$ cat design/flow/config.mk
export PLATFORM = sky130hd
export DESIGN_NAME = mips_core
export DESIGN_NICKNAME = mips_core
export VERILOG_FILES = /design/flow/design.v
export SDC_FILE = /design/flow/constraint.sdc
export NUM_CORES = 4
export LEC_CHECK = 0
export CAP_MARGIN = 20
export CORE_MARGIN = 2
export CORE_UTILIZATION = 68
export CTS_CLUSTER_SIZE = 51
export GPL_ROUTABILITY_DRIVEN = 1
export GPL_TIMING_DRIVEN = 1
export MIN_ROUTING_LAYER = met1
export PLACE_DENSITY_LB_ADDON = 0.05
export SETUP_SLACK_MARGIN = 1.4
export SLEW_MARGIN = 20
export TNS_END_PERCENT = 90
$ cat design/flow/constraint.sdc
create_clock -name core_clock -period 5.78 [get_ports {clk}]
set_input_delay 1.1560 -clock core_clock [delete_from_list [all_inputs] [get_ports {clk}]]
set_output_delay 1.1560 -clock core_clock [all_outputs]
set_load 0.01 [all_outputs]
$ cat design/flow/design.v
module Control(
    input  [5:0] opcode,
    output reg RegDst, Branch, MemRead, MemtoReg,
    output reg [1:0] ALUOp,
    output reg MemWrite, ALUSrc, RegWrite
);
    always @(*) begin
        case (opcode)
            6'b000000: begin  
                RegDst   = 1;
                ALUSrc   = 0;
                MemtoReg = 0;
                RegWrite = 1;
                MemRead  = 0;
                MemWrite = 0;
                Branch   = 0;
                ALUOp    = 2'b10;
            end
            6'b100011: begin  
                RegDst   = 0;
                ALUSrc   = 1;
                MemtoReg = 1;
                RegWrite = 1;
                MemRead  = 1;
                MemWrite = 0;
                Branch   = 0;
                ALUOp    = 2'b00;
            end
            6'b101011: begin  
                RegDst   = 0;
                ALUSrc   = 1;
                MemtoReg = 0;
                RegWrite = 0;
                MemRead  = 0;
                MemWrite = 1;
                Branch   = 0;
                ALUOp    = 2'b00;
            end
            6'b000100: begin  
                RegDst   = 0;
                ALUSrc   = 0;
                MemtoReg = 0;
                RegWrite = 0;
                MemRead  = 0;
                MemWrite = 0;
                Branch   = 1;
                ALUOp    = 2'b01;
            end
            default: begin
                RegDst   = 0;
                ALUSrc   = 0;
                MemtoReg = 0;
                RegWrite = 0;
                MemRead  = 0;
                MemWrite = 0;
                Branch   = 0;
                ALUOp    = 2'b00;
            end
        endcase
    end
endmodule
module ALUControl(
    input  [1:0] ALUOp,
    input  [5:0] funct,
    output reg [3:0] ALUControl
);
    always @(*) begin
        casex ({ALUOp, funct})
            8'b10_100000: ALUControl = 4'b0010;  
            8'b10_100010: ALUControl = 4'b0110;  
            8'b10_100100: ALUControl = 4'b0000;  
            8'b10_100101: ALUControl = 4'b0001;  
            8'b10_101010: ALUControl = 4'b0111;  
            8'b00_xxxxxx: ALUControl = 4'b0010;  
            8'b01_xxxxxx: ALUControl = 4'b0110;  
            default:      ALUControl = 4'b0000;
        endcase
    end
endmodule
module ALU(
    input  [31:0] A,
    input  [31:0] B,
    input  [3:0]  ALUControl,
    output reg [31:0] Result,
    output Zero
);
    assign Zero = (Result == 0);
    always @(*) begin
        case (ALUControl)
            4'b0010: Result = A + B;            
            4'b0110: Result = A - B;            
            4'b0000: Result = A & B;            
            4'b0001: Result = A | B;            
            4'b0111: Result = (A < B) ? 1 : 0;  
            default: Result = 0;
        endcase
    end
endmodule
`timescale 1ns / 1ps
module Get_Instruction(
    input  [31:0] instruction,
    output [5:0] opcode,
    output reg [4:0] rs,
    output reg [4:0] rt,
    output reg [4:0] rd,
    output reg [4:0] shamt,
    output reg [5:0] funct,
    output reg [15:0] immediate,
    output reg isRtype,
    output reg isItype
);
assign opcode = instruction[31:26];
always @(*) begin
    if (opcode == 6'b000000) begin 
        isRtype   = 1'b1;
        isItype   = 1'b0;
        rs        = instruction[25:21];
        rt        = instruction[20:16];
        rd        = instruction[15:11];
        shamt     = instruction[10:6];
        funct     = instruction[5:0];
        immediate = 16'b0;
    end else begin
        isRtype   = 1'b0;
        isItype   = 1'b1;
        rs        = instruction[25:21];
        rt        = instruction[20:16];
        immediate = instruction[15:0];
        rd        = 5'b0;
        shamt     = 5'b0;
        funct     = 6'b0;
    end
end
endmodule 
`timescale 1ns / 1ps
module getoperands(
    output [31:0] operand1,
    output [31:0] operand2,
    input  [4:0] rs,
    input  [4:0] rt,
    input  [4:0] rd,
    input  [31:0] write_data,
    input  RegDst,
    input  RegWrite,
    input  ALUSrc,           
    input  clk
);
    reg [31:0] registers [0:31];
    wire [4:0] write_reg = (RegDst == 1) ? rd : rt;
    assign operand1 = (rs == 5'd0) ? 32'd0 : registers[rs];
    assign operand2 = (ALUSrc == 1) ? 32'd0 : ((rt == 5'd0) ? 32'd0 : registers[rt]);
    always @(posedge clk) begin
        if (RegWrite && write_reg != 5'd0)
            registers[write_reg] <= write_data;
    end
endmodule
module branch_datapath (
    input  wire [31:0] PC,
    input  wire [31:0] reg1,
    input  wire [31:0] reg2,
    input  wire [15:0] imm,
    input  wire        Branch,
    output wire [31:0] nextPC,
    output wire        Zero,
    output wire        BranchTaken
);
    wire [31:0] PC_plus4;
    wire [31:0] imm_ext;
    wire [31:0] imm_shift;
    wire [31:0] branch_addr;
    wire [31:0] alu_result;
    assign PC_plus4   = PC + 32'd4;
    assign imm_ext    = {{16{imm[15]}}, imm};
    assign imm_shift  = imm_ext << 2;
    assign branch_addr = PC_plus4 + imm_shift;
    assign alu_result = reg1 - reg2;
    assign Zero       = (alu_result == 32'd0);
    assign BranchTaken = Branch & Zero;
    assign nextPC     = BranchTaken ? branch_addr : PC_plus4;
endmodule
module mips_core (
    input  wire        clk,
    input  wire        reset,
    output wire [31:0] imem_addr,
    input  wire [31:0] imem_data,
    output wire [31:0] dmem_addr,
    output wire [31:0] dmem_wdata,
    output wire        dmem_we,
    output wire        dmem_re,
    input  wire [31:0] dmem_rdata
);
    reg  [31:0] PC;
    wire [31:0] nextPC;
    wire [5:0]  opcode, funct;
    wire [4:0]  rs, rt, rd, shamt;
    wire [15:0] immediate;
    wire        isRtype, isItype;
    wire RegDst, Branch, MemRead, MemtoReg, MemWrite, ALUSrc, RegWrite;
    wire [1:0]  ALUOp;
    wire [3:0]  ALUCtl;
    wire [31:0] reg1, reg2, alu_b, alu_result, write_back;
    wire        alu_zero, br_zero, br_taken;
    always @(posedge clk or posedge reset) begin
        if (reset)
            PC <= 32'b0;
        else
            PC <= nextPC;
    end
    assign imem_addr = PC;
    Get_Instruction GI (
        .instruction(imem_data),
        .opcode(opcode),
        .rs(rs),
        .rt(rt),
        .rd(rd),
        .shamt(shamt),
        .funct(funct),
        .immediate(immediate),
        .isRtype(isRtype),
        .isItype(isItype)
    );
    Control CTRL (
        .opcode(opcode),
        .RegDst(RegDst),
        .Branch(Branch),
        .MemRead(MemRead),
        .MemtoReg(MemtoReg),
        .ALUOp(ALUOp),
        .MemWrite(MemWrite),
        .ALUSrc(ALUSrc),
        .RegWrite(RegWrite)
    );
    ALUControl ALUCTRL (
        .ALUOp(ALUOp),
        .funct(funct),
        .ALUControl(ALUCtl)
    );
    getoperands RF (
        .operand1(reg1),
        .operand2(reg2),
        .rs(rs),
        .rt(rt),
        .rd(rd),
        .write_data(write_back),
        .RegDst(RegDst),
        .RegWrite(RegWrite),
        .ALUSrc(1'b0),
        .clk(clk)
    );
    assign alu_b = ALUSrc ? {{16{immediate[15]}}, immediate} : reg2;
    ALU ALU0 (
        .A(reg1),
        .B(alu_b),
        .ALUControl(ALUCtl),
        .Result(alu_result),
        .Zero(alu_zero)
    );
    branch_datapath BD (
        .PC(PC),
        .reg1(reg1),
        .reg2(reg2),
        .imm(immediate),
        .Branch(Branch),
        .nextPC(nextPC),
        .Zero(br_zero),
        .BranchTaken(br_taken)
    );
    assign dmem_addr  = alu_result;
    assign dmem_wdata = reg2;
    assign dmem_we    = MemWrite;
    assign dmem_re    = MemRead;
    assign write_back = MemtoReg ? dmem_rdata : alu_result;
endmodule
$ cat design/flow/run.sh
#!/bin/bash
# the make line also repeats each setting of config.mk as NAME=value (left out here)
make -C /OpenROAD-flow-scripts/flow DESIGN_CONFIG=/design/flow/config.mk WORK_HOME=/design/flow/orfs CLKGATE_MAP_FILE= finish
==> results.txt, run 1 <==
run metrics: status did not finish, Stop stage global routing (5_1_grt), Run Error [ERROR GRT-0232] Routing congestion too high. Check the congestion heatmap in the GUI., Placement Cell Area 0.06698 mm2, I/O Pins roughly 160, num rows roughly 110, yosys aoi share about 6.2%, Cell area leaders edfxtp_1 53%, mux4_2 24%, ha_1 3.5%, area share, top type between 50% and 60%, Post-CTS Hold Buffers 0, Synth Cell Area about 0.058 mm2, Mux area share around 26%, Post-synth top flop edfxtp_1, Max Buffers Root-to-Sink 3, Cell Type Count ~80, area of the die about 0.087 mm2, largest area contributor in the netlist edfxtp_1, Post-synth top cells 1,024 x edfxtp_1, 614 x mux4_2, 188 x nor2_1, Top logic family multiplexers, register area share after synthesis between 50% and 60%, GP Congestion between 0.9 and 1, CTS sink cnt roughly 1,100, Cells after Synth 3,592, count leader, synth edfxtp_1, Total Routing Usage GR 78.82%, post-DP HPWL 138,800 um, core box area between 0.08 and 0.09 mm2, chip width 294.8 um, I/O Buffers 161, die height between 200 and 300 um, Simple-Gate Area Share 5.774%, global route overflow 14, Adder Share, Synth approximately 3.6%, Post-synth EDFFs 1,024, dpl cells ~5,400, Synthesized registers around 1,100, Mean Syn Cell Area 16.01 um2, H-tree levels 3, Post-Synth XOR/XNOR Area about 1.1%, YS warnings 6, Chip Area, Yosys roughly 0.058 mm2, Root Driver clkbuf_16, FFs w/ async S/R, synth under 10%, cts bufs inserted 102, floorplan utilization between 60% and 70%, number of cells in Yosys stat approximately 3,600
==> through the flow <==
| step | utilization (%) | setup slack [ps] | total power, W | TNS (ps) |
|---|---|---|---|---|
| detailed placement | 80.04 | -2546 | 0.01560 | -1107210 |
| global placement | 80.04 | -2496 | 0.01534 | -1011720 |
| CTS | 86.77 | -1683 | 0.02321 | -264650 |
| floorplan | - | -1568 | 0.01247 | -727590 |
==> what timing repair did <==
action | CTS
hold endpoints to repair | 0
resized | 376
pin swaps | 130
buffers inserted | 78
endpoints found under the setup margin | 1205
gates cloned | 16
==> metal layers <==
layer | overflow | global-route usage, %
met5 | 0 | 48.95
met3 | 0 | 70.06
met1 | 0 | 77.91
met2 | 10 | 91.01
met4 | 4 | 75.44
==> run 2, diff against run 1 <==
ABC_AREA = 0   (was not set)
CAP_MARGIN = 15   (was 20)
CELL_PAD_IN_SITES_DETAIL_PLACEMENT = 2   (was not set)
CORE_ASPECT_RATIO = 1.68   (was not set)
CORE_MARGIN = 10   (was 2)
CORE_UTILIZATION = 46   (was 68)
CTS_CLUSTER_DIAMETER = 131   (was not set)
CTS_CLUSTER_SIZE = not set   (was 51)
GPL_ROUTABILITY_DRIVEN = not set   (was 1)
GPL_TIMING_DRIVEN = 0   (was 1)
HOLD_SLACK_MARGIN = 0.18   (was not set)
MAX_ROUTING_LAYER = met4   (was not set)
MIN_ROUTING_LAYER = met2   (was met1)
PLACE_DENSITY_LB_ADDON = 0.21   (was 0.05)
SETUP_SLACK_MARGIN = not set   (was 1.4)
SLEW_MARGIN = 10   (was 20)
TNS_END_PERCENT = 15   (was 90)
clock period = 10.0 ns   (was 5.78 ns; I/O delays follow)
==> run 2 against run 1 <==
  * The flow again stops in global routing (5_1_grt)
  * Die size is 61% higher
  * Synthesized cell count unchanged
  * Area after synthesis did not move
==> results.txt, run 2 <==
run metrics: status did not finish, Stop stage global routing (5_1_grt), Run Error [ERROR GRT-0232] Routing congestion too high. Check the congestion heatmap in the GUI., GP Congestion between 1 and 1.5, Mean Syn Cell Area ~16 um2, Synth Cell Area approximately 0.058 mm2, I/O Buffers 157, area share, top type 53.47%, Synthesized registers 1,054, I/O Pins roughly 160, YS warnings 6, cts bufs inserted slightly below 100, area of the die approximately 0.14 mm2, Cells after Synth ~3,600, Mux area share 25.91%, count leader, synth edfxtp_1, H-tree levels 3, Placement Cell Area 0.06297 mm2, yosys aoi share 6.236%, core box area 0.1244 mm2, pre-CTS setup slack -5508 ps, Simple-Gate Area Share 5.774%, Root Driver clkbuf_16, CTS sink cnt 1,054, floorplan utilization 46.21%, Adder Share, Synth 3.564%, Max Buffers Root-to-Sink 3, Post-synth EDFFs between 1,000 and 1,500, global route overflow between 40 and 50, FFs w/ async S/R, synth about 2.8%, Post-Synth XOR/XNOR Area 1.064%, num rows 168, Post-synth top flop edfxtp_1, largest area contributor in the netlist edfxtp_1, Cell area leaders edfxtp_1 53%, mux4_2 24%, ha_1 3.5%, number of cells in Yosys stat approximately 3,600, chip width roughly 290 um, Cell Type Count around 80, Top logic family multiplexers, register area share after synthesis between 50 and 60%, post-DP HPWL 188,500 um, Post-synth top cells 1,024 x edfxtp_1, 614 x mux4_2, 188 x nor2_1, Total Routing Usage GR 69.70%, Chip Area, Yosys roughly 0.058 mm2, die height 478.3 um
## run 2: what timing repair did
item | in CTS
cloned | 1
endpoints found under the setup margin | 926
gates resized | 653
pin swaps | 52
buffers inserted | 68
endpoints found under the hold margin | 0
hold buffers | 0
## run 2: per-layer routing
layer  GRT overflow  GRT usage, %
met5              -             -
met4              2         50.12
met3             46         71.94
met2              0         76.95
met1              -             -
## run 2: stage by stage
step	util [%]	total power (W)	hold WS, ps	std cells
2_1_floorplan	-	0.007148	629.6	3625
3_3_place_gp	49.22	0.008363	628.8	5397
3_5_place_dp	50.60	0.008541	625.1	5465
4_1_cts	55.39	0.01271	637.4	5707
==> run 3, diff against run 2 <==
ABC_AREA = not set   (was 0)
CAP_MARGIN = 20   (was 15)
CELL_PAD_IN_SITES_DETAIL_PLACEMENT = not set   (was 2)
CORE_ASPECT_RATIO = not set   (was 1.68)
CORE_MARGIN = 2   (was 10)
CORE_UTILIZATION = 72   (was 46)
CTS_CLUSTER_DIAMETER = not set   (was 131)
CTS_CLUSTER_SIZE = 51   (was not set)
GPL_ROUTABILITY_DRIVEN = 0   (was not set)
GPL_TIMING_DRIVEN = 1   (was 0)
HOLD_SLACK_MARGIN = not set   (was 0.18)
MAX_ROUTING_LAYER = not set   (was met4)
MIN_ROUTING_LAYER = met1   (was met2)
PLACE_DENSITY_LB_ADDON = 0.0   (was 0.21)
SETUP_SLACK_MARGIN = 1.4   (was not set)
SLEW_MARGIN = 20   (was 10)
TNS_END_PERCENT = 90   (was 15)
clock period = 5.76 ns   (was 10.0 ns; I/O delays follow)
==> run 3 against run 2 <==
  * The run fails in clock tree synthesis (4_1_cts)
  * Area after synthesis unchanged
  * Synthesized cell count unchanged
  * Die size down 41%
==> results.txt, run 3 <==
run metrics: count leader, synth edfxtp_1, Cell area leaders edfxtp_1 53%, mux4_2 24%, ha_1 3.5%, status did not finish, yosys aoi share 6.236%, Mean Syn Cell Area around 16 um2, num rows between 100 and 150, chip width approximately 290 um, Stop stage clock tree synthesis (4_1_cts), Simple-Gate Area Share 5.774%, Post-synth EDFFs just over 1,000, I/O Buffers approximately 160, Mux area share roughly a quarter, Top logic family multiplexers, number of cells in Yosys stat approximately 3,600, Synth Cell Area 0.05751 mm2, Cells after Synth approximately 3,600, register area share after synthesis a little over half, post-DP HPWL 134,800 um, core box area approximately 0.079 mm2, die height 286.6 um, Post-synth top cells 1,024 x edfxtp_1, 614 x mux4_2, 188 x nor2_1, largest area contributor in the netlist edfxtp_1, Adder Share, Synth 3.564%, FFs w/ async S/R, synth 2.846%, Post-Synth XOR/XNOR Area ~1.1%, Post-synth top flop edfxtp_1, Synthesized registers between 1,000 and 1,500, Chip Area, Yosys approximately 0.058 mm2, pre-CTS setup slack -2199 ps, YS warnings 6, Cell Type Count 80, I/O Pins between 150 and 200, floorplan utilization slightly above 70%, area of the die 0.08215 mm2, Run Error [ERROR DPL-0033] detailed placement checks failed during check placement., area share, top type a little over half
==> run 3: per-stage QoR <==
stage | power, W | setup TNS, ps | std cells | utilization [%] | instance area (um2)
floorplan | 0.01251 | -743270 | 3625 | - | 58200
global placement | 0.01520 | -794030 | 5349 | 84.62 | 66850
detailed placement | 0.01549 | -909120 | 5349 | 84.62 | 66850
==> run 4, diff against run 3 <==
CORE_ASPECT_RATIO = 0.72   (was not set)
CORE_UTILIZATION = 61   (was 72)
CTS_CLUSTER_SIZE = 57   (was 51)
GPL_ROUTABILITY_DRIVEN = not set   (was 0)
GPL_TIMING_DRIVEN = not set   (was 1)
MIN_ROUTING_LAYER = not set   (was met1)
PLACE_DENSITY_LB_ADDON = 0.04   (was 0.0)
SETUP_SLACK_MARGIN = 1.3   (was 1.4)
TNS_END_PERCENT = not set   (was 90)
clock period = 5.48 ns   (was 5.76 ns; I/O delays follow)
==> run 4 against run 3 <==
  * The layout now fails its checks (setup timing)
  * Die size is 18% higher
  * Area after synthesis stayed put
  * Synthesized cell count stayed put
==> results.txt, run 4 <==
fresh numbers from the pnr run: Post-synth EDFFs approximately 1,000, Post-CTS Hold Buffers 0, I/O Pins 164, Startpoint Class primary input, Max Cap Viol 0, area share, top type between 50% and 60%, Mean Syn Cell Area between 15 and 20 um2, H-tree levels 3, register area share after synthesis a little over half, I/O Buffers 161, Cell Type Count about 80, Adder Share, Synth 3.564%, max-slew violations 0, Final Hold Vio Count 0, area of the die 0.09678 mm2, Simple-Gate Area Share under 10%, Total Routing Usage GR ~45%, Clock transition at path regs about 60 ps, WL per Instance around 38 um, chip width between 300 and 400 um, Post-synth top cells 1,024 x edfxtp_1, 614 x mux4_2, 188 x nor2_1, worst-skew pair later-pin latency 790 ps, Post-synth top flop edfxtp_1, die height 264.5 um, critical path class primary input to output pin, Int Pwr ~0.017 W, fin cells roughly 5,900, Sequential Power around 0.0099 W, yosys aoi share under 10%, sw power between 0.007 and 0.008 W, Hold Path Class flip-flop to flip-flop, final setup vio count approximately 770, Final Util roughly four fifths, Cell area leaders edfxtp_1 53%, mux4_2 24%, ha_1 3.5%, Final Worst Setup Slack -1751 ps, P_leak 27.01 nW, global-route wire length before repair ~310,000 um, Gate power share a little under a third, terminus of the critical flop-to-flop path RF.registers[20][24]$_DFFE_PP_, r2r startpoint RF.registers[31][0]$_DFFE_PP_, worst r2r path cells 29, critical path depth 29, CTS tree done, crit-path most repeated cell buf_6, Initial DRC Count ~7,300, Post-Synth XOR/XNOR Area 1.064%, Crit. Startpoint imem_data[16], Worst setup EP type output pin, Worst IR Drop VDD 0.3649 mV, cts bufs inserted approximately 100, Tightest Pin Transition between 1000 and 1500 ps, Combinational Power between 0.007 and 0.008 W, final setup skew between 90 and 100 ps, post-DP HPWL ~130,000 um, Cells after Synth 3,592, Worst Path Arrival just over 6000 ps, Top pwr grp sequential cells, max incr delay on CP slightly above 500 ps, Root Driver clkbuf_16, total wire length 223,100 um, Sw Share between 30% and 40%, Layout area overhead 28.64%, Register Area 0.03150 mm2, final worst-path cycle share 131.9%, final antenna-violating net count 0, core box area a little over 0.09 mm2, Hold Path Depth 2, FFs w/ async S/R, synth under 10%, number of cells in Yosys stat ~3,600, status failed layout checks, tool warnings between 90 and 100, largest net degree at the start of global routing between 50 and 60, register share of total power around 40%, number of global-route vias before repair between 40,000 and 50,000, Clock group about 0.0072 W, layout check failures setup timing, drt drc 0, multi-input logic area 0.02627 mm2, Hold Path Sink PC[31]$_DFF_PP0_, GP Congestion just under 1, initial antenna violation count 10, vias after detailed routing 43,850, Synth Cell Area between 0.05 and 0.06 mm2, DRT Pass-1 Iters 6, Mux area share about 26%, reg2reg setup slack -540 ps, Critical Path RT around 4400 ps, largest area contributor in the netlist edfxtp_1, Final min period just over 7000 ps, CTS sink cnt about 1,100, Filler Cell Count ~4,800, Max Buffers Root-to-Sink 3, Synthesized registers ~1,100, dpl cells between 5,000 and 6,000, Critical Path Fanout Max 7, global route overflow 0, Vias/cell between 7 and 8, f_max 138.3 MHz, count leader, synth edfxtp_1, YS warnings 6, num rows around 95, NumNets Final 4,821, floorplan utilization 61.63%, Slowest cell on crit path mux4_2, Top logic family multiplexers, CP delay by family, top AND-OR/OR-AND gates, clock share of power 29.2%, CP Buf/Inv Count 10, unrepaired setup endpoints after global routing true, Worst slew margin around a tenth, Chip Area, Yosys 0.05751 mm2, pwr/cell area about 330 mW/mm2, Tot Pwr roughly 0.024 W, min-delay src PC[31]$_DFF_PP0_, Critical Path End dmem_addr[14]
==> run 4: final cells by class <==
class                      count  area share (%)
tap                         1261           2.133
clock buffer                 120           3.484
timing repair buffer        1099           14.68
sequential                  1054           42.58
antenna                        7         0.02368
multi-input combinational   2182           35.51
clock inverter                59          0.7898
inverter                     157          0.8000
==> run 4: metal layers <==
metal / vias to the layer above / GRT usage [%] / share of wire [%]
met5: - / 0.8383 / 0.077
met4: 13 / 25.09 / 8.0
met3: 1162 / 14.72 / 16
met2: 4479 / 67.18 / 44
met1: 21540 / 58.01 / 32
li1: 16650 / - / -
==> run 4: stage by stage <==
stage / hold slack, ps / cell area, um2 / setup WS (ps) / TNS (ps)
floorplan: 629.6 / 58190 / -1744 / -986670
global placement: 616.0 / 67450 / -2492 / -1195130
detailed placement: 643.9 / 67450 / -2533 / -1239850
CTS: 656.6 / 72630 / -1656 / -206600
global route: 688.4 / 73960 / -1862 / -413140
finish: 642.7 / 73980 / -1751 / -299380
==> run 4: what timing repair did <==
| item | 4_1_cts | 5_1_grt |
|---|---|---|
| cloned | 17 | 11 |
| endpoints found under the setup margin | 1119 | 1088 |
| resized | 361 | 122 |
| setup buffers | 62 | 52 |
| pin swaps | 119 | 102 |
==> run 5, diff against run 4 <==
CORE_ASPECT_RATIO = not set   (was 0.72)
CORE_UTILIZATION = 46   (was 61)
CTS_CLUSTER_SIZE = not set   (was 57)
PLACE_DENSITY = 0.6   (was not set)
PLACE_DENSITY_LB_ADDON = not set   (was 0.04)
SETUP_SLACK_MARGIN = 1.4   (was 1.3)
clock period = 10.0 ns   (was 5.48 ns; I/O delays follow)
==> run 5 against run 4 <==
  * Now clean on timing, DRC and antenna
  * Sequential cell count unchanged
  * Total power decreased by 48%
  * Worst hold slack lost 45 ps
  * Global-route usage down 15 points
  * First-iteration DRC count fell by 31%
  * Cell count decreased by 2.9%
  * Wire length is 14% lower
  * Highest routed layer unchanged
==> results.txt, run 5 <==
fresh numbers from the pnr run: status no timing/DRC/antenna violations, Critical Path RT around 8000 ps, Worst slew margin between 20% and 30%, count leader, synth edfxtp_1, I/O Buffers 161, drt drc 0, cts bufs inserted between 100 and 150, Cell Type Count approximately 80, Post-synth top cells 1,024 x edfxtp_1, 614 x mux4_2, 188 x nor2_1, Post-Synth XOR/XNOR Area ~1.1%, register area share after synthesis between 50% and 60%, Hold Path Sink PC[31]$_DFF_PP0_, core box area ~0.12 mm2, CTS tree done, largest net degree at the start of global routing between 60 and 70, register share of total power a little over two fifths, Synthesized registers 1,054, Sequential Power roughly 0.0054 W, Critical Path Fanout Max 6, clock share of power about a third, Critical Path End dmem_addr[24], worst-skew pair later-pin latency 760 ps, Ant. Diodes 0, CP delay by family, top AND-OR/OR-AND gates, pwr/cell area 184.7 mW/mm2, final setup vio count 0, pre-CTS setup slack roughly 140 ps, Simple-Gate Area Share about 5.8%, number of cells in Yosys stat 3,592, terminus of the critical flop-to-flop path RF.registers[1][26]$_DFFE_PP_, post-DP HPWL roughly 120,000 um, yosys aoi share a little over 6%, Worst Path Arrival ~7000 ps, Max Cap Viol 0, Combinational Power about 0.0032 W, final worst-path cycle share 89.25%, Startpoint Class primary input, die height 357.6 um, FFs w/ async S/R, synth between 2 and 3%, Post-CTS Hold Buffers 0, Hold Path Depth 2, critical path depth 24, Adder Share, Synth roughly 3.6%, global-route wire length before repair between 200,000 and 300,000 um, area share, top type between 50% and 60%, global route overflow 0, num rows approximately 130, grt met1 use 43.26%, f_max between 100 and 150 MHz, final setup skew around 68 ps, Chip Area, Yosys between 0.05 and 0.06 mm2, NumNets Final roughly 4,300, crit-path most repeated cell a21oi_2, Final Hold Vio Count 0, Slowest cell on crit path mux4_2, DRT Pass-1 Iters 6, H-tree levels 3, Post-synth EDFFs 1,024, WL per Instance approximately 33 um, Worst setup EP type output pin, CP Buf/Inv Count 5, Tot Pwr about 0.013 W, r2r startpoint RF.registers[3][0]$_DFFE_PP_, Cells after Synth between 3,000 and 4,000, chip width ~360 um, I/O Pins between 150 and 200, total wire length ~190,000 um, Crit. Startpoint imem_data[16], Total Routing Usage GR between 20% and 30%, final instance area just under 0.07 mm2, critical path class primary input to output pin, Clock group between 0.004 and 0.005 W, CTS sink cnt 1,054, Placement Cell Area 0.06299 mm2, unrepaired setup endpoints after global routing true, Layout area overhead 19.78%, Sw Share between 20% and 30%, number of global-route vias before repair around 37,000, final antenna-violating net count 0, YS warnings 6, Max Buffers Root-to-Sink 3, Vias/cell 6.576, P_leak 23.86 nW, max incr delay on CP between 500 and 600 ps, Int Pwr approximately 0.0090 W, most used routing layer met2, Final Util a little under three fifths, met3 Use GR under 10%, floorplan utilization a little under half, Mux area share between 20% and 30%, tool warnings ~97, Top pwr grp sequential cells, crit-path cells buf_16 > buf_4 > mux4_2 > mux4_2 > nand2b_1 > a21o_4 > o21ai_1 > ha_1 > buf_4 > o21bai_1 > a21o_1 > a21oi_2 > o21ai_2 > a41oi_2 > o211ai_1 > a311o_1 > a21oi_2 > nor2_1 > nor2_1 > o22a_1 > a21oi_2 > a311o_1 > buf_6 > buf_6, Post-synth top flop edfxtp_1, reg2reg setup slack 3780 ps, Final min period between 8000 and 9000 ps, Tightest Pin Transition around 1100 ps, largest area contributor in the netlist edfxtp_1, min-delay src PC[31]$_DFF_PP0_, Initial DRC Count just over 5,000, Mean Syn Cell Area 16.01 um2, GP Congestion roughly 0.94, met2 Track Usage GR a little under half, sw power roughly 0.0037 W, Synth Cell Area roughly 0.058 mm2, worst r2r path cells 25, initial antenna violation count 8, Gate power share around a quarter, sum of negative setup slack 0 ps, area of the die around 0.13 mm2, Top logic family multiplexers, Clock transition at path regs 60 ps, Hold Path Class flip-flop to flip-flop, max-slew violations 0, vias after detailed routing about 38,000, Root Driver clkbuf_16, Worst IR Drop VDD 0.1499 mV, Cell area leaders edfxtp_1 53%, mux4_2 24%, ha_1 3.5%, Final Worst Setup Slack between 1000 and 1500 ps
run 5: layout make-up:
class                           instances  area [um2]
Fill cell                            9701       54920
Sequential cell                      1054       31500
Multi-Input combinational cell       2181       25730
Timing Repair Buffer                  528        5384
Clock buffer                          137        2918
Tap cell                             1637        2048
Clock inverter                         70       710.7
Inverter                              157       589.3
run 5: stage by stage:
stage                     hold slack, ps  cells
after floorplan                    629.6   3625
after global placement             602.6   5427
after detailed placement           588.9   5427
after CTS                          602.5   5732
after global routing               628.5   5764
final                              597.7   5764
run 5: what timing repair did:
item | in CTS | in global routing
pin swaps | 83 | 70
gates resized | 209 | 92
endpoints found under the setup margin | 28 | 26
buffers inserted | 84 | 30
gates cloned | 14 | 2
run 5: routing by layer:
layer  part of all wire (%)  vias to the layer above
met1                     40                    19880
met2                     45                     2135
met4                    3.4                        4
met5                  0.018                        -
met3                     11                      346
li1                       -                    15540
==> run 6, diff against run 5 <==
ABC_AREA = 1   (was not set)
CORE_UTILIZATION = 65   (was 46)
CTS_CLUSTER_SIZE = 10   (was not set)
SETUP_SLACK_MARGIN = 1.3   (was 1.4)
TNS_END_PERCENT = 5   (was not set)
clock period = 4.46 ns   (was 10.0 ns; I/O delays follow)
==> run 6 against run 5 <==
  * The run now fails in global routing (5_1_grt)
  * Area after synthesis up 5.3%
  * Die size down 25%
  * Synthesized cell count up 89%
==> results.txt, run 6 <==
run metrics: area share, top type a little over 50%, floorplan utilization about two thirds, pre-CTS setup slack -2322 ps, Post-synth EDFFs around 1,000, Cell area leaders edfxtp_1 51%, o21ai_0 9.4%, nor2_1 7.6%, Mean Syn Cell Area 8.916 um2, YS warnings 6, number of cells in Yosys stat between 6,000 and 7,000, core box area between 0.09 and 0.1 mm2, Root Driver clkbuf_16, Chip Area, Yosys around 0.061 mm2, global route overflow 271, chip width slightly above 300 um, Post-Synth XOR/XNOR Area 0.7668%, register area share after synthesis 52.04%, area of the die roughly 0.096 mm2, Top logic family AND-OR/OR-AND gates, FFs w/ async S/R, synth approximately 2.8%, Synth Cell Area 0.06053 mm2, GP Congestion 1.039, CTS sink cnt 1,054, Cells after Synth 6,789, Post-synth top flop edfxtp_1, Simple-Gate Area Share between 10% and 20%, I/O Pins between 150 and 200, cts bufs inserted ~120, Cell Type Count just over 60, num rows roughly 110, Post-synth top cells 1,220 x nor2_1, 1,132 x o21ai_0, 1,024 x edfxtp_1, Synthesized registers 1,054, count leader, synth nor2_1, I/O Buffers 161, Mux area share 0%, Total Routing Usage GR 83.78%, dpl cells 8,967, status did not finish, Max Buffers Root-to-Sink 3, Run Error [ERROR GRT-0232] Routing congestion too high. Check the congestion heatmap in the GUI., die height 309.2 um, Adder Share, Synth under 10%, H-tree levels 3, yosys aoi share about a fifth, largest area contributor in the netlist edfxtp_1, Stop stage global routing (5_1_grt), post-DP HPWL ~170,000 um
run 6: repair_timing:
| action | CTS |
|---|---|
| hold buffers | 0 |
| buffers inserted | 103 |
| endpoints found under the setup margin | 2079 |
| gates cloned | 29 |
| pin swaps | 155 |
| resized | 609 |
run 6: metal layers:
metal / GRT usage, % / overflow
met1: 84.19 / 30
met2: 94.32 / 117
met3: 75.92 / 32
met4: 78.95 / 90
met5: 56.62 / 2
run 6: stage by stage:
stage,hold slack (ps),utilization (%),area (um2)
2_1_floorplan,617.5,-,61430
4_1_cts,673.8,87.49,80440
3_3_place_gp,658.1,80.28,73810
3_5_place_dp,661.2,80.28,73810
==> run 7, diff against run 6 <==
CORE_UTILIZATION = 69   (was 65)
SETUP_SLACK_MARGIN = 1.28   (was 1.3)
TNS_END_PERCENT = not set   (was 5)
==> run 7 against run 6 <==
  * The flow again stops in global routing (5_1_grt)
  * Area after synthesis is the same
  * Die size shrank 5.7%
  * Synthesized cell count is the same
==> results.txt, run 7 <==
run metrics: status did not finish, Stop stage global routing (5_1_grt), Run Error [ERROR GRT-0116] Global routing finished with congestion. Check the congestion regions in the DRC Viewer., num rows about 110, GP Congestion between 1 and 1.5, Post-synth top flop edfxtp_1, global route overflow roughly 520, Mean Syn Cell Area slightly below 9 um2, core box area ~0.087 mm2, Simple-Gate Area Share around 17%, count leader, synth nor2_1, area share, top type between 50% and 60%, Total Routing Usage GR roughly nine tenths, YS warnings 6, Cell area leaders edfxtp_1 51%, o21ai_0 9.4%, nor2_1 7.6%, Synthesized registers 1,054, Placement Cell Area 0.07375 mm2, FFs w/ async S/R, synth 2.846%, Max Buffers Root-to-Sink 3, area of the die between 0.09 and 0.1 mm2, Synth Cell Area slightly above 0.06 mm2, Cell Type Count a little over 60, register area share after synthesis a little over half, Post-synth EDFFs between 1,000 and 1,500, Post-Synth XOR/XNOR Area less than 1%, Top logic family AND-OR/OR-AND gates, I/O Buffers 161, floorplan utilization 69.67%, H-tree levels 3, die height ~300 um, I/O Pins about 160, Cells after Synth roughly 6,800, Post-synth top cells 1,220 x nor2_1, 1,132 x o21ai_0, 1,024 x edfxtp_1, chip width ~300 um, post-DP HPWL between 150,000 and 200,000 um, number of cells in Yosys stat 6,789, Chip Area, Yosys just over 0.06 mm2, CTS sink cnt ~1,100, yosys aoi share 20.56%, largest area contributor in the netlist edfxtp_1, Mux area share 0%, Root Driver clkbuf_16, cts bufs inserted ~120, Adder Share, Synth roughly 3.4%
==> run 7: metrics by stage <==
stage | setup slack (ps) | hold WS [ps] | cells | total power (W) | utilization, %
after CTS | -1385 | 576.6 | 9068 | 0.03050 | 91.04
after detailed placement | -2090 | 659.4 | 8855 | 0.02138 | 84.88
after floorplan | -885.7 | 617.5 | 6822 | 0.01647 | -
after global placement | -1936 | 646.3 | 8855 | 0.02112 | 84.88
==> run 7: what timing repair did <==
action,in CTS
setup buffers,55
cloned,20
hold buffers,0
endpoints found under the setup margin,1637
gates resized,475
pin swaps,94
==> run 7: per-layer routing <==
layer	track usage, %	overflow
met5	71.16	16
met4	86.42	163
met3	83.29	82
met2	97.56	210
met1	89.45	48
==> run 8, diff against run 7 <==
ABC_AREA = not set   (was 1)
CORE_MARGIN = 7   (was 2)
CORE_UTILIZATION = 16   (was 69)
CTS_CLUSTER_DIAMETER = 370   (was not set)
CTS_CLUSTER_SIZE = not set   (was 10)
GPL_ROUTABILITY_DRIVEN = 0   (was not set)
HOLD_SLACK_MARGIN = -0.04   (was not set)
PLACE_DENSITY = not set   (was 0.6)
SETUP_SLACK_MARGIN = 0.26   (was 1.28)
SLEW_MARGIN = 15   (was 20)
TNS_END_PERCENT = 25   (was not set)
clock period = 17.1 ns   (was 4.46 ns; I/O delays follow)
==> run 8 against run 7 <==
  * Now clean on timing, DRC and antenna
  * Area after synthesis shrank 5.0%
  * Synthesized cell count shrank 47%
  * Die size grew to 4.2 times the previous value
==> results.txt, run 8 <==
fresh numbers from the pnr run: total wire length 195,200 um, r2r startpoint RF.registers[19][3]$_DFFE_PP_, DRT Pass-1 Iters 6, Top logic family multiplexers, min-delay src PC[27]$_DFF_PP0_, CTS sink cnt 1,054, floorplan utilization between 15 and 20%, NumNets Final around 4,000, final worst-path cycle share 87.14%, Worst setup EP type output pin, num rows 219, Final Worst Setup Slack 2199 ps, number of cells in Yosys stat between 3,000 and 4,000, die height approximately 600 um, Worst Path Arrival ~11,000 ps, Adder Share, Synth under 10%, cts bufs inserted 109, global route overflow 0, H-tree levels 3, register share of total power roughly 45%, Synthesized registers 1,054, critical path depth 25, register area share after synthesis a little over half, Worst slew margin 26.57%, Post-synth EDFFs slightly above 1,000, pre-CTS setup slack about 2200 ps, worst r2r path cells 19, Top pwr grp sequential cells, Critical Path Fanout Max around 78, Chip Area, Yosys between 0.05 and 0.06 mm2, reg2reg setup slack between 9000 and 10,000 ps, Post-synth top cells 1,024 x edfxtp_1, 614 x mux4_2, 188 x nor2_1, max-slew violations 0, Worst IR Drop VDD 0.08075 mV, largest area contributor in the netlist edfxtp_1, I/O Pins between 150 and 200, Gate power share between 20% and 30%, Vias/cell roughly 4.2, largest net degree at the start of global routing between 100 and 150, post_cts resized 0, max incr delay on CP between 600 and 700 ps, Clock transition at path regs approximately 50 ps, count leader, synth edfxtp_1, Cells after Synth around 3,600, final setup vio count 0, setup repair bufs after CTS 0, Hold Path Sink PC[27]$_DFF_PP0_, Slowest cell on crit path buf_8, area of the die around 0.38 mm2, Sw Share 29.44%, WL per Instance 22.68 um, pwr/cell area slightly above 100 mW/mm2, Clock group about 0.0023 W, initial antenna violation count 10, sum of negative setup slack 0 ps, Total Routing Usage GR about 10%, core box area around 0.36 mm2, Hold Path Class flip-flop to flip-flop, Final Hold Vio Count 0, terminus of the critical flop-to-flop path RF.registers[17][25]$_DFFE_PP_, f_max approximately 67 MHz, Synth Cell Area about 0.058 mm2, Int Pwr 0.004995 W, Max Buffers Root-to-Sink 3, final antenna-violating net count 0, Filler Cell Count about 38,000, number of global-route vias before repair about 37,000, post-DP HPWL around 120,000 um, Cell area leaders edfxtp_1 53%, mux4_2 24%, ha_1 3.5%, Mux area share about a quarter, tool warnings between 90 and 100, FFs w/ async S/R, synth 2.846%, unrepaired setup endpoints after global routing false, Mean Syn Cell Area approximately 16 um2, Root Driver clkbuf_16, I/O Buffers roughly 160, CP Buf/Inv Count 4, Critical Path RT between 10,000 and 15,000 ps, sw power ~0.0021 W, vias after detailed routing 36,500, status no timing/DRC/antenna violations, yosys aoi share a little over 6%, Post-synth top flop edfxtp_1, area share, top type a little over half, Startpoint Class primary input, Cell Type Count approximately 80, Crit. Startpoint imem_data[16], Initial DRC Count 4,442, Simple-Gate Area Share slightly below 6%, P_leak ~22 nW, YS warnings 6, Layout area overhead 19.57%, Max Cap Viol 0, Final min period 14,900 ps, critical path class primary input to output pin, drt drc 0, clock share of power between 30% and 40%, Tightest Pin Transition between 1000 and 1500 ps, Sequential Power 0.00317 W, Critical Path End dmem_addr[30], CP delay by family, top AND-OR/OR-AND gates, chip width 613.5 um, Post-CTS Hold Buffers 0, final setup skew a little under 70 ps, worst-skew pair later-pin latency between 700 and 800 ps, Combinational Power 0.00158 W, Post-Synth XOR/XNOR Area under 10%, CTS tree done, global-route wire length before repair approximately 280,000 um, Hold Path Depth 2
run 8: per-stage QoR:
stage               total power (W)  area, um2  cells  utilization, %  hold WS [ps]
CTS                        0.007119      68700   8595           19.26         716.2
global route               0.007326      68750   8605           19.27         764.9
global placement           0.004766      65250   8393           18.29         691.2
detailed placement         0.004800      65260   8394           18.29         701.0
floorplan                  0.004180      57630   3625               -         629.6
finish                     0.007080      68760   8608           19.27         715.3
run 8: cell type report:
cell class | instances | area (um2) | area share [%]
clock inverter | 65 | 593.1 | 0.8625
inverter | 157 | 589.3 | 0.8570
sequential | 1054 | 31500 | 45.81
clock buffer | 136 | 2850 | 4.145
timing repair buffer | 253 | 2345 | 3.410
antenna | 11 | 27.53 | 0.04003
multi-input combinational | 2181 | 24910 | 36.23
tap | 4751 | 5944 | 8.645
run 8: routing by layer:
metal	track usage [%]	wire length (um)
met1	11.33	69510
met2	17.94	99720
met3	2.124	15590
met4	4.777	10370
met5	0	11
==> run 9, diff against run 8 <==
ABC_AREA = 1   (was not set)
CORE_MARGIN = 2   (was 7)
CORE_UTILIZATION = 65   (was 16)
CTS_CLUSTER_DIAMETER = not set   (was 370)
CTS_CLUSTER_SIZE = 10   (was not set)
GPL_ROUTABILITY_DRIVEN = not set   (was 0)
HOLD_SLACK_MARGIN = not set   (was -0.04)
PLACE_DENSITY = 0.35   (was not set)
SETUP_SLACK_MARGIN = 1.31   (was 0.26)
SLEW_MARGIN = 20   (was 15)
TNS_END_PERCENT = not set   (was 25)
clock period = 4.46 ns   (was 17.1 ns; I/O delays follow)
==> run 9 against run 8 <==
  * The flow now stops in global routing (5_1_grt)
  * Synthesized cell count up 89%
  * Area after synthesis grew 5.3%
  * Die size down 75%
==> results.txt, run 9 <==
run metrics: status did not finish, Stop stage global routing (5_1_grt), Run Error [ERROR GRT-0116] Global routing finished with congestion. Check the congestion regions in the DRC Viewer., yosys aoi share 20.56%, H-tree levels 3, register area share after synthesis a little over half, num rows roughly 110, die height a little over 300 um, number of cells in Yosys stat ~6,800, area share, top type between 50% and 60%, Max Buffers Root-to-Sink 3, Mux area share 0%, FFs w/ async S/R, synth between 2 and 3%, Cells after Synth 6,789, pre-CTS setup slack -2078 ps, cts bufs inserted about 120, I/O Pins approximately 160, area of the die around 0.096 mm2, Total Routing Usage GR between 80% and 90%, count leader, synth nor2_1, YS warnings 6, chip width 309.2 um, post-DP HPWL between 150,000 and 200,000 um, core box area between 0.09 and 0.1 mm2, Post-synth top flop edfxtp_1, Root Driver clkbuf_16, Post-Synth XOR/XNOR Area 0.7668%, Simple-Gate Area Share between 10% and 20%, Post-CTS Hold Buffers 0, floorplan utilization around two thirds, dpl cells roughly 9,000, Chip Area, Yosys slightly above 0.06 mm2, Mean Syn Cell Area roughly 9 um2, Cell Type Count 62, I/O Buffers ~160, global route overflow 3, Top logic family AND-OR/OR-AND gates, Adder Share, Synth under 10%, CTS sink cnt 1,054, Synthesized registers 1,054, Post-synth EDFFs between 1,000 and 1,500, GP Congestion between 1 and 1.5, largest area contributor in the netlist edfxtp_1, Synth Cell Area 0.06053 mm2, Post-synth top cells 1,220 x nor2_1, 1,132 x o21ai_0, 1,024 x edfxtp_1, Cell area leaders edfxtp_1 51%, o21ai_0 9.4%, nor2_1 7.6%
==> run 9: metal layers <==
layer | GRT usage [%] | GRT overflow
met1 | 81.13 | 0
met5 | 50.00 | 0
met3 | 72.46 | 1
met4 | 78.88 | 1
met2 | 92.94 | 1
==> run 9: per-stage QoR <==
step | util, % | instance area [um2] | total power (W)
after detailed placement | 80.60 | 74110 | 0.02150
after CTS | 90.58 | 83280 | 0.03158
after floorplan | - | 61530 | 0.01647
after global placement | 80.60 | 74110 | 0.02128
==> run 9: timing repair <==
item	CTS
endpoints found under the setup margin	1929
cloned	51
pin swaps	239
buffers inserted	180
gates resized	967
==> run 10, diff against run 9 <==
ABC_AREA = not set   (was 1)
CORE_UTILIZATION = 72   (was 65)
CTS_CLUSTER_SIZE = 51   (was 10)
GPL_ROUTABILITY_DRIVEN = 0   (was not set)
GPL_TIMING_DRIVEN = 1   (was not set)
MIN_ROUTING_LAYER = met1   (was not set)
PLACE_DENSITY = not set   (was 0.35)
PLACE_DENSITY_LB_ADDON = 0.01   (was not set)
SETUP_SLACK_MARGIN = 1.4   (was 1.31)
TNS_END_PERCENT = 90   (was not set)
clock period = 7.97 ns   (was 4.46 ns; I/O delays follow)
==> run 10 against run 9 <==
  * Die size down 14%
  * The run fails in clock tree synthesis (4_1_cts)
  * Synthesized cell count down 47%
  * Area after synthesis decreased by 5.0%
==> results.txt, run 10 <==
run metrics: status did not finish, Stop stage clock tree synthesis (4_1_cts), Run Error [ERROR DPL-0033] detailed placement checks failed during check placement., Post-synth top cells 1,024 x edfxtp_1, 614 x mux4_2, 188 x nor2_1, core box area slightly below 0.08 mm2, I/O Pins about 160, FFs w/ async S/R, synth 2.846%, Synthesized registers about 1,100, Simple-Gate Area Share 5.774%, Top logic family multiplexers, I/O Buffers between 150 and 200, count leader, synth edfxtp_1, Mux area share around a quarter, area share, top type a little over half, number of cells in Yosys stat 3,592, dpl cells 5,159, chip width approximately 290 um, floorplan utilization 72.79%, Cell area leaders edfxtp_1 53%, mux4_2 24%, ha_1 3.5%, Placement Cell Area about 0.065 mm2, Cell Type Count 80, Post-synth top flop edfxtp_1, num rows roughly 100, Synth Cell Area 0.05751 mm2, area of the die slightly above 0.08 mm2, Chip Area, Yosys approximately 0.058 mm2, largest area contributor in the netlist edfxtp_1, Cells after Synth 3,592, Mean Syn Cell Area between 15 and 20 um2, Post-Synth XOR/XNOR Area approximately 1.1%, register area share after synthesis between 50% and 60%, YS warnings 6, die height roughly 290 um, yosys aoi share under 10%, Post-synth EDFFs 1,024, Adder Share, Synth under 10%, post-DP HPWL between 100,000 and 150,000 um
run 10: through the flow:
stage / worst slack (ps) / hold slack (ps) / utilization [%] / setup TNS [ps]
floorplan: -296.7 / 629.6 / - / -1551
global placement: -656.2 / 605.7 / 82.23 / -8278
detailed placement: -763.0 / 601.1 / 82.54 / -11090
==> run 11, diff against run 10 <==
CORE_UTILIZATION = 45   (was 72)
CTS_CLUSTER_SIZE = not set   (was 51)
GPL_ROUTABILITY_DRIVEN = not set   (was 0)
GPL_TIMING_DRIVEN = not set   (was 1)
MIN_ROUTING_LAYER = not set   (was met1)
PLACE_DENSITY = 0.6   (was not set)
PLACE_DENSITY_LB_ADDON = not set   (was 0.01)
SETUP_SLACK_MARGIN = -0.25   (was 1.4)
TNS_END_PERCENT = not set   (was 90)
clock period = 9.85 ns   (was 7.97 ns; I/O delays follow)
==> run 11 against run 10 <==
  * The layout now fails its checks (setup timing)
  * Area after synthesis stayed put
  * Die size is 59% higher
  * Synthesized cell count stayed put
==> results.txt, run 11 <==
fresh numbers from the pnr run: Final Worst Setup Slack -67.02 ps, Top pwr grp sequential cells, Final min period 9917 ps, Root Driver clkbuf_16, Worst Path Arrival between 7000 and 8000 ps, vias after detailed routing around 37,000, register area share after synthesis about 55%, critical path depth 25, Int Pwr approximately 0.009 W, max incr delay on CP around 550 ps, Worst slew margin a little under a third, core box area around 0.13 mm2, largest area contributor in the netlist edfxtp_1, status failed layout checks, register share of total power a little over two fifths, CP delay by family, top AND-OR/OR-AND gates, YS warnings 6, Cell area leaders edfxtp_1 53%, mux4_2 24%, ha_1 3.5%, Crit. Startpoint imem_data[16], number of cells in Yosys stat ~3,600, final setup skew 42.34 ps, final setup vio count 1, Mean Syn Cell Area 16.01 um2, Adder Share, Synth between 3 and 4%, area of the die between 0.1 and 0.15 mm2, Clock group between 0.004 and 0.005 W, Final Hold Vio Count 0, tool warnings about 94, f_max 100.8 MHz, Vias/cell ~6.4, Tightest Pin Transition 1045 ps, Ant. Diodes 0, Hold Path Sink PC[31]$_DFF_PP0_, global route overflow 0, final worst-path cycle share 100.7%, Post-synth top cells 1,024 x edfxtp_1, 614 x mux4_2, 188 x nor2_1, chip width between 300 and 400 um, FFs w/ async S/R, synth between 2 and 3%, Sw Share 28.66%, Combinational Power between 0.002 and 0.003 W, Post-synth top flop edfxtp_1, floorplan utilization ~45%, clock share of power roughly 33%, Mux area share between 20% and 30%, Hold Path Class flip-flop to flip-flop, final antenna-violating net count 0, critical path class primary input to output pin, r2r startpoint RF.registers[13][0]$_DFFE_PP_, Post-synth EDFFs 1,024, terminus of the critical flop-to-flop path RF.registers[29][30]$_DFFE_PP_, CTS sink cnt 1,054, reg2reg setup slack about 3400 ps, number of global-route vias before repair 36,400, crit-path most repeated cell buf_4, post-DP HPWL approximately 110,000 um, Final Util 52.98%, cts bufs inserted roughly 110, fin cells roughly 5,800, Worst IR Drop VDD between 0.15 and 0.2 mV, WL per Instance roughly 31 um, die height 361.5 um, max-slew violations 0, Simple-Gate Area Share roughly 5.8%, Layout area overhead 17.18%, H-tree levels 3, I/O Pins 164, Cell Type Count 80, Synth Cell Area between 0.05 and 0.06 mm2, Slowest cell on crit path clkdlybuf4s50_1, pre-CTS setup slack -181.8 ps, Hold Path Depth 2, sw power between 0.003 and 0.004 W, Startpoint Class primary input, pwr/cell area 186.4 mW/mm2, final instance area approximately 0.067 mm2, drt drc 0, P_leak 23.34 nW, NumNets Final approximately 4,200, Critical Path Fanout Max 10, largest net degree at the start of global routing ~69, Min Hold Slack 595.5 ps, worst-skew pair later-pin latency roughly 760 ps, Gate power share a little under a quarter, Critical Path RT 7880 ps, Total Routing Usage GR around 27%, Clock transition at path regs approximately 60 ps, GP Congestion 0.9551, Cells after Synth 3,592, worst r2r path cells 25, Sequential Power 0.00550 W, Post-Synth XOR/XNOR Area between 1 and 1.5%, I/O Buffers 161, dpl cells about 5,600, Top logic family multiplexers, initial antenna violation count 6, Placement Cell Area 0.06371 mm2, num rows ~130, Chip Area, Yosys ~0.058 mm2, area share, top type a little over half, Initial DRC Count around 4,600, Critical Path End dmem_addr[29], DRT Pass-1 Iters 6, total wire length about 180,000 um, yosys aoi share under 10%, Max Buffers Root-to-Sink 3, global-route wire length before repair 257,900 um, CTS tree done, min-delay src PC[31]$_DFF_PP0_, Synthesized registers 1,054, count leader, synth edfxtp_1, CP Buf/Inv Count 7, Max Cap Viol 0, Worst setup EP type output pin, layout check failures setup timing
run 11: per-stage QoR:
stage,TNS (ps),total power (W)
after global routing,-1826,0.01303
final,-67.02,0.01256
after global placement,-757.6,0.008441
after detailed placement,-574.3,0.008465
after CTS,-969.9,0.01259
after floorplan,-566.0,0.007257
run 11: layout make-up:
type	instances	area [um2]
Clock buffer	138	2922
Inverter	157	589.3
Timing Repair Buffer	501	4686
Sequential cell	1054	31500
Tap cell	1662	2079
Fill cell	10270	59800
Multi-Input combinational cell	2181	24970
Clock inverter	68	639.4
run 11: per-layer routing:
| metal | wire [um] | GRT usage, % | vias up |
|---|---|---|---|
| met5 | 13 | 0 | - |
| met3 | 19160 | 6.812 | 311 |
| met4 | 5940 | 8.325 | 2 |
| met2 | 78490 | 40.50 | 1943 |
| met1 | 75290 | 40.14 | 19260 |
| li1 | - | - | 15480 |
run 11: repair_timing:
action	4_1_cts	5_1_grt
hold endpoints to repair	0	0
hold buffers	0	0
resized	0	20
buffers inserted	0	0
setup endpoints to repair	0	13
==> run 12, diff against run 11 <==
ABC_AREA = 1   (was not set)
CELL_PAD_IN_SITES_DETAIL_PLACEMENT = 1   (was not set)
CTS_CLUSTER_DIAMETER = 120   (was not set)
GPL_TIMING_DRIVEN = 1   (was not set)
MAX_ROUTING_LAYER = met4   (was not set)
MIN_ROUTING_LAYER = met1   (was not set)
PLACE_DENSITY = 0.44   (was 0.6)
SETUP_SLACK_MARGIN = not set   (was -0.25)
SLEW_MARGIN = 40   (was 20)
clock period = 15.2 ns   (was 9.85 ns; I/O delays follow)
==> run 12 against run 11 <==
  * The run now finishes clean
  * Core utilization is 1.9 points lower
  * Worst hold slack better by 75 ps
  * Area after synthesis is 5.3% higher
  * Combinational power is 27% lower
  * Sequential power is 35% lower
  * Design area is 1.2% higher
  * Clock-buffer cell count is 2 lower
  * Total power is 31% lower
  * Critical endpoint is now dmem_addr[26]
==> results.txt, run 12 <==
fresh numbers from the pnr run: Final min period approximately 13,000 ps, Cell area leaders edfxtp_1 51%, o21ai_0 9.4%, nor2_1 7.6%, Total Routing Usage GR 39.62%, die height ~370 um, post-DP HPWL between 150,000 and 200,000 um, CTS sink cnt roughly 1,100, Adder Share, Synth roughly 3.4%, area of the die 0.1375 mm2, I/O Pins ~160, NumNets Final approximately 7,000, Root Driver clkbuf_16, WL per Instance 31.38 um, Final Hold Vio Count 0, Sequential Power 0.00358 W, Sw Share about 33%, YS warnings 6, Slowest cell on crit path inv_8, setup repair bufs after CTS 0, Startpoint Class primary input, final antenna-violating net count 0, Critical Path End dmem_addr[26], yosys aoi share between 20 and 25%, Post-synth top flop edfxtp_1, Mean Syn Cell Area just under 9 um2, max incr delay on CP 770 ps, min-delay src PC[2]$_DFF_PP0_, core box area between 0.1 and 0.15 mm2, Max Buffers Root-to-Sink 3, H-tree levels 3, Clock transition at path regs approximately 60 ps, Synth Cell Area approximately 0.061 mm2, drt drc 0, Initial DRC Count between 6,000 and 7,000, Worst slew margin 36.00%, number of cells in Yosys stat between 6,000 and 7,000, critical path class primary input to output pin, total wire length 270,400 um, P_leak ~24 nW, largest net degree at the start of global routing ~170, terminus of the critical flop-to-flop path RF.registers[23][26]$_DFFE_PP_, floorplan utilization 45.36%, Hold Path Depth 3, initial antenna violation count 9, final worst-path cycle share a little under 90%, worst r2r path cells 26, Worst IR Drop VDD about 0.11 mV, Tightest Pin Transition ~960 ps, Critical Path Fanout Max roughly 120, final setup skew ~80 ps, Cells after Synth around 6,800, Cell Type Count between 60 and 70, num rows 134, Combinational Power between 0.002 and 0.0025 W, number of global-route vias before repair 57,480, status no timing/DRC/antenna violations, reg2reg setup slack ~9000 ps, Post-CTS Hold Buffers 0, largest area contributor in the netlist edfxtp_1, cts bufs inserted 115, max-slew violations 0, Post-synth top cells 1,220 x nor2_1, 1,132 x o21ai_0, 1,024 x edfxtp_1, count leader, synth nor2_1, Top pwr grp sequential cells, worst-skew pair later-pin latency 780 ps, CP delay by family, top buffers and inverters, crit-path cells clkbuf_8 > inv_8 > nand3_2 > buf_4 > nand3_1 > o21ai_0 > ha_1 > fa_1 > nand3_1 > nand3_1 > nand2_1 > nand2_1 > a21oi_1 > nor2_1 > o22ai_1 > o21ai_0 > a21boi_0 > o21ai_0 > inv_1 > o21bai_1 > a21boi_0 > o21ai_0 > nand3b_1 > clkdlybuf4s50_1, sum of negative setup slack 0 ps, Max Cap Viol 0, Layout area overhead 12.71%, chip width about 370 um, Vias/cell roughly 6.6, DRT Pass-1 Iters 5, f_max ~75 MHz, CP Buf/Inv Count 5, post_cts resized 0, tool warnings 129, register area share after synthesis 52.04%, Worst Path Arrival about 10,000 ps, I/O Buffers 161, final setup vio count 0, register share of total power between 40 and 50%, unrepaired setup endpoints after global routing false, Post-synth EDFFs roughly 1,000, area share, top type between 50% and 60%, crit-path most repeated cell o21ai_0, vias after detailed routing approximately 57,000, global route overflow 0, Synthesized registers 1,054, Hold Path Sink PC[2]$_DFF_PP0_, Crit. Startpoint imem_data[17], Top logic family AND-OR/OR-AND gates, pwr/cell area 126.9 mW/mm2, Post-Synth XOR/XNOR Area less than 1%, Clock group a little under 0.003 W, Min Hold Slack 670.8 ps, Hold Path Class flip-flop to flip-flop, Gate power share between 20% and 30%, Simple-Gate Area Share between 10% and 20%, critical path depth 24, Worst setup EP type output pin, Int Pwr around 0.0058 W, FFs w/ async S/R, synth under 10%, Mux area share 0%, sw power between 0.002 and 0.003 W, clock share of power 34.0%, global-route wire length before repair 388,500 um, fin cells about 8,600, Chip Area, Yosys 0.06053 mm2, Critical Path RT ~12,000 ps, GP Congestion 1.007, CTS tree done, dpl cells between 8,000 and 9,000, r2r startpoint RF.registers[2][0]$_DFFE_PP_
==> run 12: metal layers <==
| metal | track usage [%] | wire length, um | vias up |
|---|---|---|---|
| met3 | 6.689 | 26130 | 720 |
| li1 | - | - | 24370 |
| met4 | 15.37 | 11610 | 0 |
| met2 | 61.04 | 121700 | 3113 |
| met1 | 52.28 | 110900 | 28830 |
| met5 | - | 0 | - |
==> run 12: final cells by class <==
| type | instances | area (um2) |
|---|---|---|
| inverter | 417 | 1620 |
| fill | 15100 | 65230 |
| timing repair buffer | 301 | 2987 |
| multi-input combinational | 4861 | 26040 |
| antenna | 8 | 20.02 |
| sequential | 1054 | 31500 |
| clock buffer | 136 | 2957 |
| clock inverter | 72 | 895.9 |
| tap | 1768 | 2212 |
==> run 12: stage by stage <==
| stage | setup WS [ps] | area [um2] | power [W] | utilization, % |
|---|---|---|---|---|
| detailed placement | 2298 | 64310 | 0.005713 | 48.19 |
| global placement | 2416 | 64040 | 0.005667 | 47.98 |
| finish | 1891 | 68230 | 0.008655 | 51.12 |
| global route | 1662 | 68220 | 0.008930 | 51.12 |
| floorplan | 4939 | 60660 | 0.004783 | - |
| CTS | 2280 | 68160 | 0.008622 | 51.08 |
==> run 13, diff against run 12 <==
ABC_AREA = not set   (was 1)
CELL_PAD_IN_SITES_DETAIL_PLACEMENT = not set   (was 1)
CORE_UTILIZATION = 72   (was 45)
CTS_CLUSTER_DIAMETER = not set   (was 120)
CTS_CLUSTER_SIZE = 58   (was not set)
GPL_TIMING_DRIVEN = not set   (was 1)
MAX_ROUTING_LAYER = not set   (was met4)
MIN_ROUTING_LAYER = not set   (was met1)
PLACE_DENSITY = not set   (was 0.44)
PLACE_DENSITY_LB_ADDON = 0.25   (was not set)
SETUP_SLACK_MARGIN = 1.3   (was not set)
SLEW_MARGIN = 20   (was 40)
clock period = 7.91 ns   (was 15.2 ns; I/O delays follow)
==> run 13 against run 12 <==
  * Die size fell by 40%
  * The run now fails in global routing (5_1_grt)
  * Area after synthesis fell by 5.0%
  * Synthesized cell count fell by 47%
==> results.txt, run 13 <==
run metrics: Root Driver clkbuf_16, I/O Pins roughly 160, floorplan utilization between 70% and 80%, Max Buffers Root-to-Sink 3, largest area contributor in the netlist edfxtp_1, Mean Syn Cell Area about 16 um2, Stop stage global routing (5_1_grt), GP Congestion roughly 1.1, Simple-Gate Area Share a little under 6%, Synthesized registers 1,054, Cell area leaders edfxtp_1 53%, mux4_2 24%, ha_1 3.5%, core box area between 0.07 and 0.08 mm2, dpl cells about 5,200, area share, top type 53.47%, Adder Share, Synth roughly 3.6%, number of cells in Yosys stat roughly 3,600, Cell Type Count roughly 80, Post-synth top flop edfxtp_1, Synth Cell Area 0.05751 mm2, Run Error [ERROR GRT-0116] Global routing finished with congestion. Check the congestion regions in the DRC Viewer., die height roughly 290 um, cts bufs inserted 104, yosys aoi share under 10%, Chip Area, Yosys roughly 0.058 mm2, Post-synth top cells 1,024 x edfxtp_1, 614 x mux4_2, 188 x nor2_1, Post-CTS Hold Buffers 0, Placement Cell Area between 0.06 and 0.07 mm2, chip width 286.6 um, YS warnings 6, Post-Synth XOR/XNOR Area under 10%, status did not finish, post-DP HPWL around 150,000 um, Total Routing Usage GR about four fifths, I/O Buffers roughly 160, num rows just over 100, CTS sink cnt between 1,000 and 1,500, Mux area share about a quarter, Post-synth EDFFs just over 1,000, register area share after synthesis 54.78%, count leader, synth edfxtp_1, H-tree levels 3, FFs w/ async S/R, synth 2.846%, area of the die roughly 0.08 mm2, Cells after Synth around 3,600, global route overflow 228, Top logic family multiplexers
[run 13: layer usage]
layer	GRT overflow	global-route usage (%)
met5	5	45.93
met4	89	77.28
met3	23	70.13
met2	98	93.36
met1	13	82.75
[run 13: timing repair]
item | in CTS
cloned | 16
endpoints found under the setup margin | 793
gates resized | 474
pin swaps | 129
setup buffers | 101
[run 13: metrics by stage]
| stage | setup TNS [ps] | util [%] | hold WS, ps | setup slack (ps) |
|---|---|---|---|---|
| 2_1_floorplan | -1875 | - | 629.6 | -332.7 |
| 3_5_place_dp | -63270 | 82.50 | 612.5 | -1304 |
| 4_1_cts | -3080 | 90.32 | 624.8 | -381.7 |
| 3_3_place_gp | -29480 | 82.33 | 588.2 | -1073 |
==> run 14, diff against run 13 <==
ABC_AREA = 1   (was not set)
CAP_MARGIN = 40   (was 20)
CELL_PAD_IN_SITES_DETAIL_PLACEMENT = 1   (was not set)
CELL_PAD_IN_SITES_GLOBAL_PLACEMENT = 2   (was not set)
CORE_MARGIN = 6   (was 2)
CORE_UTILIZATION = 45   (was 72)
CTS_CLUSTER_DIAMETER = 39   (was not set)
CTS_CLUSTER_SIZE = not set   (was 58)
GPL_ROUTABILITY_DRIVEN = 0   (was not set)
GPL_TIMING_DRIVEN = 0   (was not set)
MIN_ROUTING_LAYER = met2   (was not set)
PLACE_DENSITY_LB_ADDON = 0.05   (was 0.25)
SETUP_SLACK_MARGIN = 1.92   (was 1.3)
TNS_END_PERCENT = 90   (was not set)
clock period = 11.0 ns   (was 7.91 ns; I/O delays follow)
==> run 14 against run 13 <==
  * The flow again stops in global routing (5_1_grt)
  * Die size increased by 75%
  * Synthesized cell count increased by 89%
  * Area after synthesis increased by 5.3%
==> results.txt, run 14 <==
run metrics: Post-synth EDFFs 1,024, register area share after synthesis between 50% and 60%, CTS sink cnt roughly 1,100, die height roughly 380 um, Run Error [ERROR GRT-0116] Global routing finished with congestion. Check the congestion regions in the DRC Viewer., post-DP HPWL about 300,000 um, Simple-Gate Area Share between 10% and 20%, dpl cells between 9,000 and 10,000, Cells after Synth roughly 6,800, chip width around 380 um, floorplan utilization ~45%, Synthesized registers 1,054, Chip Area, Yosys between 0.06 and 0.07 mm2, num rows between 100 and 150, Mean Syn Cell Area a little under 9 um2, Post-Synth XOR/XNOR Area less than 1%, I/O Buffers 158, YS warnings 6, area of the die 0.1435 mm2, count leader, synth nor2_1, Stop stage global routing (5_1_grt), Cell area leaders edfxtp_1 51%, o21ai_0 9.4%, nor2_1 7.6%, Max Buffers Root-to-Sink 3, Adder Share, Synth 3.386%, largest area contributor in the netlist edfxtp_1, Total Routing Usage GR a little over nine tenths, status did not finish, Placement Cell Area just under 0.07 mm2, FFs w/ async S/R, synth under 10%, pre-CTS setup slack -1993 ps, H-tree levels 4, I/O Pins about 160, area share, top type about half, cts bufs inserted around 180, yosys aoi share 20.56%, Root Driver clkbuf_16, Cell Type Count slightly above 60, Post-synth top flop edfxtp_1, Top logic family AND-OR/OR-AND gates, Synth Cell Area around 0.061 mm2, number of cells in Yosys stat about 6,800, Mux area share 0%, global route overflow around 4,800, Post-synth top cells 1,220 x nor2_1, 1,132 x o21ai_0, 1,024 x edfxtp_1, core box area ~0.13 mm2
## run 14: what timing repair did
item / in CTS
pin swaps: 97
setup endpoints to repair: 912
buffers inserted: 78
resized: 978
hold buffers: 0
## run 14: metrics by stage
| stage | util [%] | setup TNS, ps |
|---|---|---|
| 3_3_place_gp | 48.29 | -818330 |
| 2_1_floorplan | - | 0 |
| 3_5_place_dp | 51.96 | -65000 |
| 4_1_cts | 59.30 | 0 |
## run 14: metal layers
metal	GRT usage [%]	GRT overflow
met2	91.57	768
met5	86.79	301
met3	105.9	3233
met1	-	-
met4	82.58	541
Power and IR drop assume default switching activity.
